==> tundra <==
==> flow/design.v (excerpt) <==
module ALU_ft (
    input              clk,
    input              rst,
    input      [31:0]  A,
    input      [31:0]  B,
    input      [2:0]   ALUControl,
    output reg [31:0]  Result,
    output reg         Zero,
    output reg         Carry,
    output reg         OverFlow,
    output reg         Negative,
    output reg         fault_detected_out
);
clock: 4.71 ns
lec_check: 0
cap_margin: 20
core_margin: 2
core_utilization: 40
cts_cluster_size: 35
gpl_timing_driven: 0
max_routing_layer: met4
slew_margin: 40
run.sh (not shown) runs the stock make flow with config.mk's settings and CLKGATE_MAP_FILE=.
==> juniper: changes against tundra <==
--- a/flow/config.mk
+++ b/flow/config.mk
@@ -6,9 +6,13 @@
 export NUM_CORES = 4
 export LEC_CHECK = 0
+export ABC_AREA = 1
 export CAP_MARGIN = 20
-export CORE_MARGIN = 2
+export CORE_MARGIN = 5
 export CORE_UTILIZATION = 40
 export CTS_CLUSTER_SIZE = 35
+export GPL_ROUTABILITY_DRIVEN = 0
 export GPL_TIMING_DRIVEN = 0
-export MAX_ROUTING_LAYER = met4
+export MAX_ROUTING_LAYER = met5
+export MIN_ROUTING_LAYER = met1
+export PLACE_DENSITY_LB_ADDON = 0.1
 export SLEW_MARGIN = 40
==> results <==
quantity                                                                           juniper                tundra
Status                                                             complete, no violations       failed layout checks
Violated checks                                                                          -  negative setup slack
Routed wire length on met2                                                        24.31 mm              30.96 mm
Maximum achievable frequency                                                     219.9 MHz             198.9 MHz
Worst-margin pin slew                                                            0.7609 ns             0.9375 ns
Internal portion of total power                                                   1.654 mW              1.918 mW
Placed cell area                                                                14,310 um2            15,020 um2
Met1 routed wirelength after detailed routing                                     21.88 mm              25.38 mm
Final Instance Count excl. Fillers                                                   2,544                 2,155
Yosys aoi share                                                                     10.93%                22.60%
Share of the synthesized netlist area taken by xor and xnor gates                   4.740%                5.639%
Avg WL per Cell                                                                   21.95 um              31.39 um
Number of stages on the worst setup path                                                21                    14
CTS clk-pin slew, worst paths                                                      0.08 ns               0.07 ns
Period utilization                                                                  96.56%                106.8%
IR drop worst, VDD                                                               0.1819 mV             0.1837 mV
Power share of the sequential group                                                  30.1%                 26.5%
Floorplan die height                                                              188.3 um              185.7 um
Input/output buffers                                                                   105                   104
Number of placed instances, taps included                                            2,527                 2,093
Global-route wire length before repair                                            83.54 mm              96.34 mm
Launch point of the worst reg-to-reg path                                       res_t1[15]            res_t1[29]
Vias after detailed routing                                                         14,810                14,190
Worst setup slack for register-to-register paths                                   2.14 ns               1.17 ns
Non-clock inverter instance count of the final layout                                  220                    94
Hold/Removal Path Class                                                           in2async               reg2reg

---

==> v18: inputs <==
==> flow/design.v <==
module ALU(
    input [31:0] A, B,
    input [2:0] ALUControl,
    output Carry, OverFlow, Zero, Negative,
    output [31:0] Result
);
    wire [31:0] B_inv;
    wire [32:0] Sum_result;
    wire is_sub;
    assign is_sub = (ALUControl == 3'b001);
    assign B_inv = is_sub ? ~B : B;
    assign Sum_result = A + B_inv + is_sub;
    reg [31:0] Result_reg;
    reg Cout_reg, OverFlow_reg;
    always @(*) begin
        Result_reg = 32'h0;
        Cout_reg = 1'b0;
        OverFlow_reg = 1'b0;
        case (ALUControl)
            3'b000: begin  
                Result_reg = Sum_result[31:0];
                Cout_reg = Sum_result[32];
                OverFlow_reg = (A[31] == B[31]) && (Result_reg[31] != A[31]);
            end
            3'b001: begin  
                Result_reg = Sum_result[31:0];
                Cout_reg = Sum_result[32];
                OverFlow_reg = (A[31] != B[31]) && (Result_reg[31] != A[31]);
            end
            3'b010: Result_reg = A & B;    
            3'b011: Result_reg = A | B;    
            3'b100: Result_reg = A ^ B;    
            3'b101: Result_reg = ($signed(A) < $signed(B)) ? 32'b1 : 32'b0;  
            3'b110: Result_reg = A << B[4:0];  
            3'b111: Result_reg = A >> B[4:0];  
            default: Result_reg = 32'h0;
        endcase
    end
    assign Result   = Result_reg;
    assign Zero     = (Result_reg == 32'b0);
    assign Negative = Result_reg[31];
    assign Carry    = Cout_reg;
    assign OverFlow = OverFlow_reg;
endmodule
`timescale 1ns / 1ps
module ALU_ft (
    input              clk,
    input              rst,
    input      [31:0]  A,
    input      [31:0]  B,
    input      [2:0]   ALUControl,
    output reg [31:0]  Result,
    output reg         Zero,
    output reg         Carry,
    output reg         OverFlow,
    output reg         Negative,
    output reg         fault_detected_out
);
    wire [31:0] alu_res;
    wire alu_z, alu_c, alu_v, alu_n;
    ALU u_alu (
        .A(A),
        .B(B),
        .ALUControl(ALUControl),
        .Result(alu_res),
        .Zero(alu_z),
        .Carry(alu_c),
        .OverFlow(alu_v),
        .Negative(alu_n)
    );
    reg [31:0] res_t1;
    reg [31:0] res_t2;
    localparam STAGE1 = 2'b00;
    localparam STAGE2 = 2'b01;
    localparam STAGE3 = 2'b10;
    reg [1:0] state;
    always @(posedge clk or negedge rst) begin
        if (!rst) begin
            state              <= STAGE1;
            fault_detected_out <= 1'b0;
            res_t1             <= 32'b0;
            res_t2             <= 32'b0;
            Result             <= 32'b0;
            Zero               <= 1'b0;
            Carry              <= 1'b0;
            OverFlow           <= 1'b0;
            Negative           <= 1'b0;
        end
        else begin
            case (state)
                STAGE1: begin
                    res_t1 <= alu_res;           
                    fault_detected_out <= 1'b0;
                    state <= STAGE2;
                end
                STAGE2: begin
                    res_t2 <= alu_res;           
                    if (res_t2 == res_t1) begin
                        Result   <= alu_res;
                        Zero     <= alu_z;
                        Carry    <= alu_c;
                        OverFlow <= alu_v;
                        Negative <= alu_n;
                        state    <= STAGE1;
                    end
                    else begin
                        fault_detected_out <= 1'b1;
                        state <= STAGE3;
                    end
                end
                STAGE3: begin
                    Result   <= alu_res;
                    Zero     <= alu_z;
                    Carry    <= alu_c;
                    OverFlow <= alu_v;
                    Negative <= alu_n;
                    state <= STAGE1;
                end
            endcase
        end
    end
endmodule
==> flow/run.sh <==
#!/bin/bash
# the make line also repeats each setting of config.mk as NAME=value (left out here)
make -C /OpenROAD-flow-scripts/flow DESIGN_CONFIG=/design/flow/config.mk WORK_HOME=/design/flow/orfs CLKGATE_MAP_FILE= finish
==> flow/config.mk <==
export PLATFORM = sky130hd
export DESIGN_NAME = ALU_ft
export DESIGN_NICKNAME = ALU_ft
export VERILOG_FILES = /design/flow/design.v
export SDC_FILE = /design/flow/constraint.sdc
export NUM_CORES = 4
export LEC_CHECK = 0
export ABC_AREA = 1
export CAP_MARGIN = 30
export CELL_PAD_IN_SITES_DETAIL_PLACEMENT = 2
export CELL_PAD_IN_SITES_GLOBAL_PLACEMENT = 2
export CORE_MARGIN = 4
export CORE_UTILIZATION = 55
export CTS_CLUSTER_DIAMETER = 302
export CTS_CLUSTER_SIZE = 62
export GPL_TIMING_DRIVEN = 0
export HOLD_SLACK_MARGIN = 0.18
export MAX_ROUTING_LAYER = met4
export PLACE_DENSITY_LB_ADDON = 0.15
export SLEW_MARGIN = 30
==> flow/constraint.sdc <==
create_clock -name core_clock -period 3.15 [get_ports {clk}]
set_input_delay 0.6300 -clock core_clock [delete_from_list [all_inputs] [get_ports {clk}]]
set_output_delay 0.6300 -clock core_clock [all_outputs]
set_load 0.01 [all_outputs]
==> v30: changes against v18 <==
- ABC_AREA: 1 -> not set
- CELL_PAD_IN_SITES_DETAIL_PLACEMENT: 2 -> not set
- CELL_PAD_IN_SITES_GLOBAL_PLACEMENT: 2 -> not set
- CORE_MARGIN: 4 -> 2
- CORE_UTILIZATION: 55 -> 65
- CTS_CLUSTER_DIAMETER: 302 -> 213
- CTS_CLUSTER_SIZE: 62 -> 33
- GPL_TIMING_DRIVEN: 0 -> not set
- HOLD_SLACK_MARGIN: 0.18 -> not set
- MAX_ROUTING_LAYER: met4 -> not set
- PLACE_DENSITY_LB_ADDON: 0.15 -> not set
==> flow/constraint.sdc (replaced) <==
create_clock -name core_clock -period 4.85 [get_ports {clk}]
set_input_delay 0.9700 -clock core_clock [delete_from_list [all_inputs] [get_ports {clk}]]
set_output_delay 0.9700 -clock core_clock [all_outputs]
set_load 0.01 [all_outputs]
==> v3: changes against v18 <==
- ABC_AREA: 1 -> not set
- CELL_PAD_IN_SITES_DETAIL_PLACEMENT: 2 -> not set
- CORE_MARGIN: 4 -> 2
- CTS_CLUSTER_DIAMETER: 302 -> 66
- GPL_TIMING_DRIVEN: 0 -> not set
- HOLD_SLACK_MARGIN: 0.18 -> not set
==> flow_summary.yaml <==
# yosys + openroad results
run_status:
  outcome: "stopped before the end"
  flow.stopped_at: "global placement without I/O"
  error: "[ERROR FLW-0024] Place density exceeds 1.0 (current PLACE_DENSITY_LB_ADDON =  0.15). Please check if the value of  PLACE_DENSITY_LB_ADDON is between 0 and 0.99."
floorplan:
  die_area_um2: 25600
  die_w_um: 160
  rows: 55
yosys:
  adder_share_pct: 12.7
  yosysSeqAreaShare_pct: 20.3
  top_area_share_pct: 20.1
  synthesis.area_um2: 12700
  synthAoiAreaFrac_pct: 10.9
  ys_cells: 2019
The numbers above come from v18.

==> flow_summary.yaml <==
# implementation run metrics
yosys:
  yosysSeqAreaShare_pct: 19.5
  ys_cells: 1545
  top_area_share_pct: 19.3
cts:
  root_buffer: "clkbuf_16"
floorplan:
  rows: 52
  die_area_um2: 21500
  die_w_um: 147
run_status:
  outcome: "failed layout checks"
  check.faults: "setup timing"
final_timing:
  finalSetupViolCount: 1
  setup_slack_ns: -0.155
detailed_routing:
  dr_wl_met2_mm: 24.7
worst_setup_path:
  critical_path_arrival_ns: 5.29
The numbers above come from v30.

==> flow_summary.yaml <==
# yosys + openroad results
run_status:
  outcome: "stopped before the end"
  flow.stopped_at: "global placement without I/O"
  error: "[ERROR FLW-0024] Place density exceeds 1.0 (current PLACE_DENSITY_LB_ADDON =  0.15). Please check if the value of  PLACE_DENSITY_LB_ADDON is between 0 and 0.99."
yosys:
  edf_count: 0
  synth.avg_cell_area_um2: 8.55
  adder_share_pct: 12.3
  ys_cells: 1545
  synthAoiAreaFrac_pct: 22.6
  yosysSeqAreaShare_pct: 19.5
  top_area_share_pct: 19.3
  synthesis.area_um2: 13200
floorplan:
  die_w_um: 159
  die_area_um2: 25300
  rows: 56
The numbers above come from v3.


---

==> job 9072 <==
Starts from the design.v that is shown in full above.
clock: 3.22 ns
lec_check: 0
cap_margin: 30
core_margin: 2
core_utilization: 72
cts_cluster_diameter: 348
cts_cluster_size: 99
slew_margin: 30
==> inputs of job 7689, as changes to job 9072 <==
Settings changed: CAP_MARGIN 30 to 0, CORE_UTILIZATION 72 to 71, CTS_CLUSTER_DIAMETER 348 to 213, CTS_CLUSTER_SIZE 99 to 33, PLACE_DENSITY set to 0.66.
==> flow/constraint.sdc (replaced) <==
create_clock -name core_clock -period 4.85 [get_ports {clk}]
set_input_delay 0.9700 -clock core_clock [delete_from_list [all_inputs] [get_ports {clk}]]
set_output_delay 0.9700 -clock core_clock [all_outputs]
set_load 0.01 [all_outputs]
==> inputs of job 3769, as changes to job 9072 <==
Settings changed: CORE_UTILIZATION 72 to 70, CTS_CLUSTER_DIAMETER 348 to unset, CTS_CLUSTER_SIZE 99 to unset, SETUP_SLACK_MARGIN set to 0.24.
==> flow/constraint.sdc (replaced) <==
create_clock -name core_clock -period 1.88 [get_ports {clk}]
set_input_delay 0.3760 -clock core_clock [delete_from_list [all_inputs] [get_ports {clk}]]
set_output_delay 0.3760 -clock core_clock [all_outputs]
set_load 0.01 [all_outputs]
==> summary of the runs <==
Job 9072 died in 3_5_place_dp (DPL-0033). Job 7689 aborted during 5_1_grt with GRT-0116. Job 3769 aborted during 4_1_cts, error DPL-0038.
Synthesized cell count is the same in job 3769 and job 9072.
In area after synthesis, job 3769 and job 7689 do not differ.
The highest die size belongs to job 3769, the lowest to job 9072.
==> figures <==
metric	job 9072	job 3769	job 7689
Post-Place Setup Slack	-	-3060 ps	-622 ps
Cell Count Post-Placement	-	2,233	2,014
Number of standard-cell rows in the floorplan	49	50	49
Status	did not finish	did not finish	did not finish
Last stage reached	3_5_place_dp	4_1_cts	5_1_grt
Fp_density	73.5%	71.1%	73.0%
Adder-cell area share of the yosys netlist	12.3%	12.3%	12.3%
Estimated wirelength of the detail-placed design	-	53.6 mm	41.1 mm
Net count of the mapped netlist	1,743	1,743	1,743
Async S/R FF share, synth	100%	100%	100%
Part of the Yosys area used for sequential elements	19.5%	19.5%	19.5%
Routability-driven placement congestion ratio	1.42	1.33	1.46
Floorplan core area	18,000 sq um	18,600 sq um	18,100 sq um
Floorplan die area	19,400 sq um	20,000 sq um	19,700 sq um
Die X	139 um	141 um	140 um
Die height	139 um	141 um	140 um
Flops after synth	103	103	103
Number of synthesized flops with an enable pin	0	0	0
Top FF cell, synth	dfrtp_1	dfrtp_1	dfrtp_1
Post-Syn Area	13,200 sq um	13,200 sq um	13,200 sq um
Dpl cell area	-	17,800 sq um	16,000 sq um

---

==> job 6450: inputs <==
// ALU_ft: RTL as listed in full above, without the edits since
make LEC_CHECK=0 CAP_MARGIN=40 CELL_PAD_IN_SITES_GLOBAL_PLACEMENT=2 CORE_MARGIN=2 CORE_UTILIZATION=40 GPL_TIMING_DRIVEN=0 HOLD_SLACK_MARGIN=0.25 MIN_ROUTING_LAYER=met2 SLEW_MARGIN=30 TNS_END_PERCENT=25 finish   # period 6.0 ns
==> inputs of job 5043, as changes to job 6450 <==
- CAP_MARGIN: 40 -> 30
- CELL_PAD_IN_SITES_GLOBAL_PLACEMENT: 2 -> unset
- CORE_UTILIZATION: 40 -> 64
- CTS_CLUSTER_DIAMETER: unset -> 354
- CTS_CLUSTER_SIZE: unset -> 98
- GPL_TIMING_DRIVEN: 0 -> unset
- HOLD_SLACK_MARGIN: 0.25 -> unset
- MIN_ROUTING_LAYER: met2 -> unset
- PLACE_DENSITY: unset -> 0.35
- SETUP_SLACK_MARGIN: unset -> -0.23
- TNS_END_PERCENT: 25 -> unset
==> flow/constraint.sdc (replaced) <==
create_clock -name core_clock -period 2.51 [get_ports {clk}]
set_input_delay 0.5020 -clock core_clock [delete_from_list [all_inputs] [get_ports {clk}]]
set_output_delay 0.5020 -clock core_clock [all_outputs]
set_load 0.01 [all_outputs]
==> comparison <==
Job 5043 ended with an error in 5_1_grt. Job 6450 never finished: it broke off in 5_1_grt with GRT-0116. In synthesized cell count, job 6450 and job 5043 do not differ. Synthesized area is the same in job 5043 and job 6450. Die area: job 5043 is lower than job 6450 (37%).
==> figures <==
metric	job 5043	job 6450
Horiz. Die Dim	147.6 um	185.7 um
Cts repair resizes	125	82
Floorplan Utilization	65.25%	40.58%
Rows	52	66
Die Footprint	21790 um^2	34480 um^2
Setup repair bufs after CTS	24	19
Total core area	20230 um^2	32540 um^2
DPL Wire Length	45020 um	54680 um
Result of the run	aborted with a tool error	aborted with a tool error
Last stage reached	5_1_grt	5_1_grt
Weighted congestion at the end of routability-driven global placement	1.289	1.240

---

==> run a: inputs <==
Starts from the design.v that is shown in full above.
export LEC_CHECK = 0
export ABC_AREA = 0
export CAP_MARGIN = 30
export CELL_PAD_IN_SITES_GLOBAL_PLACEMENT = 0
export CORE_ASPECT_RATIO = 0.53
export CORE_MARGIN = 2
export CORE_UTILIZATION = 72
export CTS_CLUSTER_SIZE = 75
export MAX_ROUTING_LAYER = met4
export PLACE_DENSITY_LB_ADDON = 0.24
export SETUP_SLACK_MARGIN = 0.87
export SLEW_MARGIN = 30
create_clock -name core_clock -period 3.08 [get_ports {clk}]
==> run b (differences from run a) <==
==> flow/config.mk (replaced) <==
export PLATFORM = sky130hd
export DESIGN_NAME = ALU_ft
export DESIGN_NICKNAME = ALU_ft
export VERILOG_FILES = /design/flow/design.v
export SDC_FILE = /design/flow/constraint.sdc
export NUM_CORES = 4
export LEC_CHECK = 0
export CAP_MARGIN = 30
export CORE_MARGIN = 2
export CORE_UTILIZATION = 40
export SLEW_MARGIN = 30
==> flow/constraint.sdc (replaced) <==
create_clock -name core_clock -period 6.0 [get_ports {clk}]
set_input_delay 1.2000 -clock core_clock [delete_from_list [all_inputs] [get_ports {clk}]]
set_output_delay 1.2000 -clock core_clock [all_outputs]
set_load 0.01 [all_outputs]
==> run c (differences from run a) <==
==> flow/config.mk (replaced) <==
export PLATFORM = sky130hd
export DESIGN_NAME = ALU_ft
export DESIGN_NICKNAME = ALU_ft
export VERILOG_FILES = /design/flow/design.v
export SDC_FILE = /design/flow/constraint.sdc
export NUM_CORES = 4
export LEC_CHECK = 0
export CAP_MARGIN = 30
export CELL_PAD_IN_SITES_GLOBAL_PLACEMENT = 0
export CORE_MARGIN = 2
export CORE_UTILIZATION = 65
export MAX_ROUTING_LAYER = met4
export PLACE_DENSITY = 0.62
export SLEW_MARGIN = 30
==> flow/constraint.sdc (replaced) <==
create_clock -name core_clock -period 4.96 [get_ports {clk}]
set_input_delay 0.9920 -clock core_clock [delete_from_list [all_inputs] [get_ports {clk}]]
set_output_delay 0.9920 -clock core_clock [all_outputs]
set_load 0.01 [all_outputs]
==> comparison table <==
quantity                                                                                  run b                       run c               run a
Outcome                                                                          finished clean    finished with violations      did not finish
Stage where the flow stopped                                                                  -                           -  detailed placement
Reasons for failing layout checks                                                             -        negative setup slack                   -
Placeable core area                                                                 0.0325 mm^2                 0.0201 mm^2         0.0176 mm^2
Signed area change from the synthesized netlist to the final layout                       17.4%                       30.6%                   -
Fin Hold WS                                                                            0.483 ns                    0.499 ns                   -
Initial Utilization                                                                       0.406                       0.657               0.748
Ratio of final minimum period to clock period                                             0.926                        1.05                   -
Count of buffer and inverter cells on the critical path                                       4                           5                   -
Critical setup path kind                                             primary input to flip-flop  primary input to flip-flop                   -
Final count of hold timing violations                                                         0                           0                   -
Comb area share                                                                           0.633                       0.592                   -
Routed via count                                                                          13200                       16200                   -
Reg2Reg Depth                                                                                11                          11                   -
Rows                                                                                         66                          52                  35
Worst min-delay path category                                            flip-flop to flip-flop      flip-flop to flip-flop                   -
Fill cells                                                                                 3234                        1058                   -
GRT met1 Usage                                                                            0.476                       0.680                   -
Power and IR drop assume default switching activity.
